Design alu_design, start of the top module:
module alu_design #(parameter W = 8)(
    input clk, rst, mode, ce, cin,
    input [1:0] inp_valid,
    input [7:0] opa, opb,
    input [3:0] cmd,
    output reg err, ov, cout, g, l, e,
    output reg [15:0] res
);
parameter INV_INP = 2'b00, OPA_VALID = 2'b01, OPB_VALID = 2'b10, OPA_AND_OPB_VALID = 2'b11;
reg [7:0] opa_p, opb_p;
reg [3:0] cmd_p;
reg [1:0] valid_p;
reg mode_p, cin_p;
reg [15:0] res_p;
reg cout_p, ov_p, g_p, l_p, e_p, err_p;
always @(posedge clk or posedge rst) begin
    if (rst) begin
        opa_p <= 0;
        opb_p <= 0;
        cmd_p <= 0;
        valid_p <= 0;
        cin_p <= 0;
        mode_p <= 0;
    end else if (ce) begin
        opa_p <= opa;
        opb_p <= opb;
        cmd_p <= cmd;
        valid_p <= inp_valid;
        cin_p <= cin;
        mode_p <= mode;
    end
end
always @(*) begin
    res_p = 0;
    err_p = 0;
    cout_p = 0;
    ov_p = 0;
    g_p = 0;
    l_p = 0;
    e_p = 0;
    if (ce) begin
        if (mode_p == 1) begin
            case (valid_p)
                INV_INP: begin
                    res_p = 0;
                    err_p = 1;
                end
                OPA_VALID: begin
                    case (cmd_p)
                        4'b0100: begin
                            res_p = opa_p + 1;
                            cout_p = res_p[8];
                        end
                        4'b0101: begin
                            res_p = opa_p - 1;
                            ov_p = res_p[8];
                        end
                        default: err_p = 1;
                    endcase
                end
                OPB_VALID: begin
                    case (cmd_p)
                        4'b0110: begin
                            res_p = opb_p + 1;
                            cout_p = res_p[8];
                        end
                        4'b0111: begin
                            res_p = opb_p - 1;
                            ov_p = res_p[8];
                        end
                        default: err_p = 1;
  ...
Size: about 1800 cells after synthesis, roughly 46 flip-flops, ~0.011 mm2 of cells after synthesis.
clock: 5.45 ns
lec_check: 0
abc_area: 1
cap_margin: 10
cell_pad_in_sites_detail_placement: 0
core_aspect_ratio: 0.53
core_margin: 4
core_utilization: 56
cts_cluster_diameter: 29
cts_cluster_size: 80
gpl_routability_driven: 0
gpl_timing_driven: 1
hold_slack_margin: 0.05
max_routing_layer: met4
min_routing_layer: met2
place_density: 0.46
setup_slack_margin: 1.56
slew_margin: 15
tns_end_percent: 60
run.sh (not shown) runs the stock make flow with config.mk's settings and CLKGATE_MAP_FILE=.
The baseline died in 5_1_grt.
Then changed:
==> flow/config.mk (replaced) <==
export PLATFORM = sky130hd
export DESIGN_NAME = alu_design
export DESIGN_NICKNAME = alu_design
export VERILOG_FILES = /design/flow/design.v
export SDC_FILE = /design/flow/constraint.sdc
export NUM_CORES = 4
export LEC_CHECK = 0
export CAP_MARGIN = 10
export CORE_ASPECT_RATIO = 1.5
export CORE_MARGIN = 2
export CORE_UTILIZATION = 65
export CTS_CLUSTER_DIAMETER = 49
export CTS_CLUSTER_SIZE = 80
export GPL_TIMING_DRIVEN = 1
export MAX_ROUTING_LAYER = met5
export MIN_ROUTING_LAYER = met1
export PLACE_DENSITY_LB_ADDON = 0.04
export SETUP_SLACK_MARGIN = 0.3
export SLEW_MARGIN = 20
Effect: With this change the flow finished with negative setup slack left. Synthesized area grows by about 0.6%. Die size decreases by 18%. Synthesized cell count drops by 17%.
Then changed:
==> flow/config.mk (replaced) <==
export PLATFORM = sky130hd
export DESIGN_NAME = alu_design
export DESIGN_NICKNAME = alu_design
export VERILOG_FILES = /design/flow/design.v
export SDC_FILE = /design/flow/constraint.sdc
export NUM_CORES = 4
export LEC_CHECK = 0
export CAP_MARGIN = 20
export CORE_MARGIN = 2
export CORE_UTILIZATION = 65
export PLACE_DENSITY_LB_ADDON = 0.0
export SLEW_MARGIN = 20
==> flow/constraint.sdc (replaced) <==
create_clock -name core_clock -period 5.71 [get_ports {clk}]
set_input_delay 1.1420 -clock core_clock [delete_from_list [all_inputs] [get_ports {clk}]]
set_output_delay 1.1420 -clock core_clock [all_outputs]
set_load 0.01 [all_outputs]
After rerunning:
- The new run passed the timing, DRC and antenna checks
- synthesized cell count stays the same
- worst hold slack gets worse by 0.011 ns
- area after synthesis is unchanged
- final area drops by 4.8%
- flip-flop count does not change
Then changed:
--- a/flow/config.mk
+++ b/flow/config.mk
@@ -9,4 +9,3 @@
 export CORE_MARGIN = 2
-export CORE_UTILIZATION = 65
-export PLACE_DENSITY_LB_ADDON = 0.0
+export CORE_UTILIZATION = 68
 export SLEW_MARGIN = 20
==> flow/constraint.sdc (replaced) <==
create_clock -name core_clock -period 6.49 [get_ports {clk}]
set_input_delay 1.2980 -clock core_clock [delete_from_list [all_inputs] [get_ports {clk}]]
set_output_delay 1.2980 -clock core_clock [all_outputs]
set_load 0.01 [all_outputs]
Outcome: The changed run produced a clean layout; clock power went down by about 14%; final cell count went down by 2.0%; synthesized cell count stays the same; flip-flop count does not change; die size went down by 4.3%; design area went down by about 4%; routed wire length went down by 2.4%.
Then changed:
--- a/flow/config.mk
+++ b/flow/config.mk
@@ -7,5 +7,7 @@
 export LEC_CHECK = 0
-export CAP_MARGIN = 20
+export CAP_MARGIN = 30
 export CORE_MARGIN = 2
 export CORE_UTILIZATION = 68
+export CTS_CLUSTER_DIAMETER = 28
+export SETUP_SLACK_MARGIN = -0.45
 export SLEW_MARGIN = 20
==> flow/constraint.sdc (replaced) <==
create_clock -name core_clock -period 4.77 [get_ports {clk}]
set_input_delay 0.9540 -clock core_clock [delete_from_list [all_inputs] [get_ports {clk}]]
set_output_delay 0.9540 -clock core_clock [all_outputs]
set_load 0.01 [all_outputs]
Result:
- The new run finished but fails on negative setup slack
- utilization grows by 9.6 points
- via count grows by 10%
- design area grows by 13%
- non-clock buffer count grows by 132
- clock power grows by 23%
- sequential power grows by 37%
- power grows by 74%
- maximum frequency grows by 7.5%
- critical path depth stays the same
- die size does not change

* * *

alu_design again, from the RTL that the note above started with.
==> flow/config.mk <==
export PLATFORM = sky130hd
export DESIGN_NAME = alu_design
export DESIGN_NICKNAME = alu_design
export VERILOG_FILES = /design/flow/design.v
export SDC_FILE = /design/flow/constraint.sdc
export NUM_CORES = 4
export LEC_CHECK = 0
export CAP_MARGIN = 20
export CORE_MARGIN = 6
export CORE_UTILIZATION = 56
export CTS_CLUSTER_DIAMETER = 311
export CTS_CLUSTER_SIZE = 89
export PLACE_DENSITY = 0.79
export SETUP_SLACK_MARGIN = 0.19
export SLEW_MARGIN = 20
export TNS_END_PERCENT = 15
==> flow/constraint.sdc <==
create_clock -name core_clock -period 7.0 [get_ports {clk}]
set_input_delay 1.4000 -clock core_clock [delete_from_list [all_inputs] [get_ports {clk}]]
set_output_delay 1.4000 -clock core_clock [all_outputs]
set_load 0.01 [all_outputs]
Change:
ABC_AREA = 1   (was default)
CAP_MARGIN = 30   (was 20)
CELL_PAD_IN_SITES_DETAIL_PLACEMENT = 2   (was default)
CORE_MARGIN = 2   (was 6)
CORE_UTILIZATION = 40   (was 56)
CTS_CLUSTER_DIAMETER = 166   (was 311)
CTS_CLUSTER_SIZE = 86   (was 89)
GPL_ROUTABILITY_DRIVEN = 1   (was default)
PLACE_DENSITY = default   (was 0.79)
PLACE_DENSITY_LB_ADDON = 0.09   (was default)
SETUP_SLACK_MARGIN = -0.27   (was 0.19)
TNS_END_PERCENT = default   (was 15)
=> The changed run produced a clean layout; fmax fell by 4.8%; routed wire length grows by 39%; non-clock buffer count rises by 2; die size rose by about 24%; count of clock-buffer cells in the layout stays the same; final cell count came out higher by about 23%; global-route usage came out higher by 6.1 points; synthesized area shrinks by about 0.6%; worst hold slack is about the same.
Change:
ABC_AREA = default   (was 1)
CAP_MARGIN = 20   (was 30)
CELL_PAD_IN_SITES_DETAIL_PLACEMENT = default   (was 2)
CORE_UTILIZATION = 25   (was 40)
CTS_CLUSTER_DIAMETER = default   (was 166)
CTS_CLUSTER_SIZE = default   (was 86)
GPL_ROUTABILITY_DRIVEN = default   (was 1)
PLACE_DENSITY_LB_ADDON = default   (was 0.09)
SETUP_SLACK_MARGIN = default   (was -0.27)
clock period = 7.99 ns   (was 7.0 ns; I/O delays follow)
What happened:
- design area goes up by 1.7%
- wire length fell by 23%
- fmax shrinks by 0.49%
- flip-flop count does not change
Change:
CORE_UTILIZATION = 65   (was 25)
CTS_CLUSTER_DIAMETER = 35   (was default)
SETUP_SLACK_MARGIN = -0.39   (was default)
clock period = 5.07 ns   (was 7.99 ns; I/O delays follow)
Now the flow reached the layout checks and failed them: setup timing.
Final area grows by a little under a tenth.
Utilization grows by 51 points.
Total power went up by well over a third.
First-iteration DRC count climbs by well over a third.
Combinational power went up by well over a third.
Setup slack gets worse by 1.7 ns.
No activity file was given, so power comes from the tool's default toggle rates.
